## run A
==> flow/design.v (excerpt) <==
module vga_top(
	input ClkPort,
	input BtnC,
	input BtnU,
	input BtnD,
	input BtnR,
	input BtnL,
	input MoveTick,  
	output hSync, vSync,
	output [3:0] vgaR, vgaG, vgaB,
	output An0, An1, An2, An3, An4, An5, An6, An7,
	output Ca, Cb, Cc, Cd, Ce, Cf, Cg, Dp,
	output MemOE, MemWR, RamCS, QuadSpiFlashCS
	);
Settings: LEC_CHECK=0, ABC_AREA=1, CAP_MARGIN=5, CELL_PAD_IN_SITES_DETAIL_PLACEMENT=2, CELL_PAD_IN_SITES_GLOBAL_PLACEMENT=2, CORE_MARGIN=2, CORE_UTILIZATION=51, GPL_ROUTABILITY_DRIVEN=0, GPL_TIMING_DRIVEN=0, HOLD_SLACK_MARGIN=0.04, PLACE_DENSITY_LB_ADDON=0.11, SLEW_MARGIN=10; clock period 5.31 ns.
run.sh (not shown) runs the stock make flow with config.mk's settings and CLKGATE_MAP_FILE=.
Status(run A) = ERROR, stage = global placement without I/O (3_1_place_gp_skip_io)
#### Input delta (run B over run A)
# run A
export LEC_CHECK = 0
export ABC_AREA = 1
export CAP_MARGIN = 5
export CELL_PAD_IN_SITES_DETAIL_PLACEMENT = 2
export CELL_PAD_IN_SITES_GLOBAL_PLACEMENT = 2
export CORE_MARGIN = 2
export CORE_UTILIZATION = 51
export GPL_ROUTABILITY_DRIVEN = 0
export GPL_TIMING_DRIVEN = 0
export HOLD_SLACK_MARGIN = 0.04
export PLACE_DENSITY_LB_ADDON = 0.11
export SLEW_MARGIN = 10
create_clock -name core_clock -period 5.31 [get_ports {ClkPort}]
# run B
export LEC_CHECK = 0
export ABC_AREA = 1
export CAP_MARGIN = 20
export CORE_MARGIN = 2
export CORE_UTILIZATION = 72
export PLACE_DENSITY = 0.6
export SLEW_MARGIN = 20
create_clock -name core_clock -period 2.91 [get_ports {ClkPort}]
## What came out
Status: run B FAILED at detailed placement (3_5_place_dp) (tool error)
Taking run A as the reference, in run B synthesized area closely matched the old numbers, count of library flops with an enable pin saw little to no change, synthesized-area fraction occupied by xor and xnor cells neither gained nor lost much.
Run B ended with less row count than run A.
Changes observed in run B relative to run A: simple-gate portion of the synthesized area about even, horizontal extent of the die fell 16%, core footprint fell 29%, Yosys chip area about even.
Taking run A as the reference, in run B die size saw a decrease, core utilization before placement saw an increase.
For run C, these inputs were changed with respect to run B:
# run B
export LEC_CHECK = 0
export ABC_AREA = 1
export CAP_MARGIN = 20
export CORE_MARGIN = 2
export CORE_UTILIZATION = 72
export PLACE_DENSITY = 0.6
export SLEW_MARGIN = 20
create_clock -name core_clock -period 2.91 [get_ports {ClkPort}]
# run C
export LEC_CHECK = 0
export CAP_MARGIN = 20
export CORE_MARGIN = 2
export CORE_UTILIZATION = 65
export SLEW_MARGIN = 20
create_clock -name core_clock -period 8.85 [get_ports {ClkPort}]
Findings:
Run C | stages: all done | timing, DRC, antenna: all pass. Compared to run B, run C has yosys-reported design area after synthesis 10% lower. The number of cell instances after yosys synthesis reported for run C is smaller than that of run B by 1015. Die area down about 0.54% in run C wrt run B.

vga_top again, from the RTL that the note above started with.
==> flow/config.mk <==
export PLATFORM = sky130hd
export DESIGN_NAME = vga_top
export DESIGN_NICKNAME = vga_top
export VERILOG_FILES = /design/flow/design.v
export SDC_FILE = /design/flow/constraint.sdc
export NUM_CORES = 4
export LEC_CHECK = 0
export CAP_MARGIN = 20
export CORE_MARGIN = 2
export CORE_UTILIZATION = 68
export CTS_CLUSTER_DIAMETER = 28
export CTS_CLUSTER_SIZE = 36
export SETUP_SLACK_MARGIN = 0.92
export SLEW_MARGIN = 20
export TNS_END_PERCENT = 5
==> flow/constraint.sdc <==
create_clock -name core_clock -period 5.39 [get_ports {ClkPort}]
set_input_delay 1.0780 -clock core_clock [delete_from_list [all_inputs] [get_ports {ClkPort}]]
set_output_delay 1.0780 -clock core_clock [all_outputs]
set_load 0.01 [all_outputs]
The baseline reached the layout checks and failed them: setup timing.
Change:
--- a/flow/config.mk
+++ b/flow/config.mk
@@ -10,4 +10,3 @@
-export CORE_UTILIZATION = 68
-export CTS_CLUSTER_DIAMETER = 28
-export CTS_CLUSTER_SIZE = 36
-export SETUP_SLACK_MARGIN = 0.92
+export CORE_UTILIZATION = 72
+export CTS_CLUSTER_SIZE = 14
+export SETUP_SLACK_MARGIN = 1.1
@@ -15 +13,0 @@
-export TNS_END_PERCENT = 5
==> flow/constraint.sdc (replaced) <==
create_clock -name core_clock -period 8.85 [get_ports {ClkPort}]
set_input_delay 1.7700 -clock core_clock [delete_from_list [all_inputs] [get_ports {ClkPort}]]
set_output_delay 1.7700 -clock core_clock [all_outputs]
set_load 0.01 [all_outputs]
After rerunning: The changed run passed the timing, DRC and antenna checks; worst setup slack improved by 1.4 ns; count of clock-buffer cells in the layout is unchanged; sequential power shrinks by about 25%; global-route usage rose by 1.5 points; non-clock buffer count falls by 218; cell area goes down by 9.4%; flip-flop count stays the same; critical path depth rose by 1; die size shrinks by about 5.4%; synthesized cell count is unchanged; synthesized area is unchanged.
Change:
--- a/flow/config.mk
+++ b/flow/config.mk
@@ -10,3 +10,2 @@
-export CORE_UTILIZATION = 72
-export CTS_CLUSTER_SIZE = 14
-export SETUP_SLACK_MARGIN = 1.1
+export CORE_UTILIZATION = 68
+export PLACE_DENSITY = 0.6
==> flow/constraint.sdc (replaced) <==
create_clock -name core_clock -period 6.16 [get_ports {ClkPort}]
set_input_delay 1.2320 -clock core_clock [delete_from_list [all_inputs] [get_ports {ClkPort}]]
set_output_delay 1.2320 -clock core_clock [all_outputs]
set_load 0.01 [all_outputs]
With this change the flow reached the layout checks and failed them: setup timing.
Count of clock-buffer cells in the layout does not change.
Sequential power increases by about 20%.
First-iteration DRC count came out lower by 11%.
Cell count came out higher by 3.9%.
Worst setup slack degrades by 1.4 ns.
Total power climbs by 49%.
Core utilization goes down by 2.0 points.
Change:
--- a/flow/config.mk
+++ b/flow/config.mk
@@ -10 +10 @@
-export CORE_UTILIZATION = 68
+export CORE_UTILIZATION = 33
==> flow/constraint.sdc (replaced) <==
create_clock -name core_clock -period 12.5 [get_ports {ClkPort}]
set_input_delay 2.5000 -clock core_clock [delete_from_list [all_inputs] [get_ports {ClkPort}]]
set_output_delay 2.5000 -clock core_clock [all_outputs]
set_load 0.01 [all_outputs]
Result: The changed run passed the timing, DRC and antenna checks. Design area drops by 0.60%. Clock power goes down by 54%. Utilization is lower by 38 points. Total power came out lower by 55%. Register-to-register slack gets better by 5.7 ns. Cell count climbs by 11%. Wire length stays flat. Worst setup slack is better by 3.6 ns. Clock-buffer cell count increases by 1.
Power is estimated from default activity; no workload was simulated.
